P:
==> flow/design.v (excerpt) <==
module apb_uart #(
    parameter SYSTEM_FREQUENCY = 50_000_000,
    parameter SAMPLING_RATE = 16
)(
    input pclk,  
    input preset_n,  
    input psel,
    input penable,
    input pwrite,
    input[11:0] paddr,
    input[3:0] pstrb,
    input[31:0] pwdata,
    output pready,
    output pslverr,
    output[31:0] prdata,
    output irq,
    output logic baud_o,
    output logic tick_rx, 
    input cts_n,
    input rx,
    output tx,
    output rts_n
);
Settings: LEC_CHECK=0, CAP_MARGIN=40, CORE_MARGIN=2, CORE_UTILIZATION=72, CTS_CLUSTER_DIAMETER=43, CTS_CLUSTER_SIZE=50, PLACE_DENSITY_LB_ADDON=0.0, SETUP_SLACK_MARGIN=0.99, SLEW_MARGIN=20; clock period 3.37 ns.
run.sh (not shown) runs the stock make flow with config.mk's settings and CLKGATE_MAP_FILE=.
P completed; timing, DRC and antenna clean
#### Input delta (Q over P)
-- flow/config.mk --
<<< P, line 7
export LEC_CHECK = 0
export CAP_MARGIN = 40
export CORE_MARGIN = 2
export CORE_UTILIZATION = 72
export CTS_CLUSTER_DIAMETER = 43
export CTS_CLUSTER_SIZE = 50
>>> Q, line 7
export LEC_CHECK = 0
export CAP_MARGIN = 20
export CORE_MARGIN = 2
export CORE_UTILIZATION = 72
export CTS_CLUSTER_SIZE = 50
### Flow results
[compare] base=P new=Q: worst endpoint data arrival time shrank by 0.14 ns, via count went down by 844, required time of the worst setup path shows a reduction of 0.08 ns, power per cell area -14 mW/mm2, met3 wirelength from detailed routing shows a reduction of 12%.
Modified inputs, R compared to Q
-- flow/config.mk --
<<< Q, line 7
export LEC_CHECK = 0
export CAP_MARGIN = 20
export CORE_MARGIN = 2
>>> R, line 7
export LEC_CHECK = 0
export CAP_MARGIN = 0
export CORE_ASPECT_RATIO = 1.75
export CORE_MARGIN = 2
<<< Q, line 11
export CTS_CLUSTER_SIZE = 50
export PLACE_DENSITY_LB_ADDON = 0.0
export SETUP_SLACK_MARGIN = 0.99
export SLEW_MARGIN = 20
>>> R, line 12
export CTS_CLUSTER_SIZE = 50
export HOLD_SLACK_MARGIN = 0.3
export PLACE_DENSITY_LB_ADDON = 0.01
export SETUP_SLACK_MARGIN = 0.96
export SLEW_MARGIN = 20
--- outcome ---
- Compared with Q, R shows a CTS buffer count that is 7 lower.
- R reached the final stage; the timing, DRC and antenna checks on its layout passed.
- Compared to Q, R has longest individual stage delay on the worst path 0.09 ns higher.
- Clock share of power: R lower than Q
- Floorplan row count, Q and R: higher on R
- Fmax (higher): Q
- Between Q and R, the flow reports via count decreasing slightly.
- For the non-clock buffer count, R came in 8 lower than Q did.
- Data required time at the worst endpoint: Q vs R, no meaningful difference
- Comparing worst-case setup margin in the final layout for Q and R, the smaller number came from R.
- R: met1 track demand over resource 7.9 points below Q
Inputs modified between R and S:
==> flow/config.mk <==
export PLATFORM = sky130hd
export DESIGN_NAME = apb_uart
export DESIGN_NICKNAME = apb_uart
export VERILOG_FILES = /design/flow/design.v
export SDC_FILE = /design/flow/constraint.sdc
export NUM_CORES = 4
export LEC_CHECK = 0
export ABC_AREA = 1
export CAP_MARGIN = 20
export CORE_MARGIN = 2
export CORE_UTILIZATION = 72
export CTS_CLUSTER_DIAMETER = 374
export CTS_CLUSTER_SIZE = 10
export SETUP_SLACK_MARGIN = 1.0
export SLEW_MARGIN = 20
Results
- On worst setup slack, the lower figure sits with R, not S.
- Delta (S minus R): final period utilization now sits lower; sequential share of layout area lost 0.20 points.
Here is what was changed in the inputs of T compared with S.
==> flow/config.mk <==
export PLATFORM = sky130hd
export DESIGN_NAME = apb_uart
export DESIGN_NICKNAME = apb_uart
export VERILOG_FILES = /design/flow/design.v
export SDC_FILE = /design/flow/constraint.sdc
export NUM_CORES = 4
export LEC_CHECK = 0
export CAP_MARGIN = 20
export CORE_ASPECT_RATIO = 0.71
export CORE_MARGIN = 2
export CORE_UTILIZATION = 72
export CTS_CLUSTER_DIAMETER = 29
export PLACE_DENSITY_LB_ADDON = 0.01
export SETUP_SLACK_MARGIN = 0.98
export SLEW_MARGIN = 20
T finished every step from synthesis to the final layout, and the layout passed the timing, DRC and antenna checks.
Status: post-synthesis adder-cell area fraction parity (T, S)
Run comparison: T power group with the largest share clock; S power group with the largest share registers
First-pass GRT wire length, T vs S: up by a few percent
In T the leakage power of the design turned out 0.70 nW lower than in S.
Looking at fraction of the cycle the final worst path needs across S and T, the one that comes out lower is S.
Power figures rest on the tool's default switching activity, not on a simulated workload.
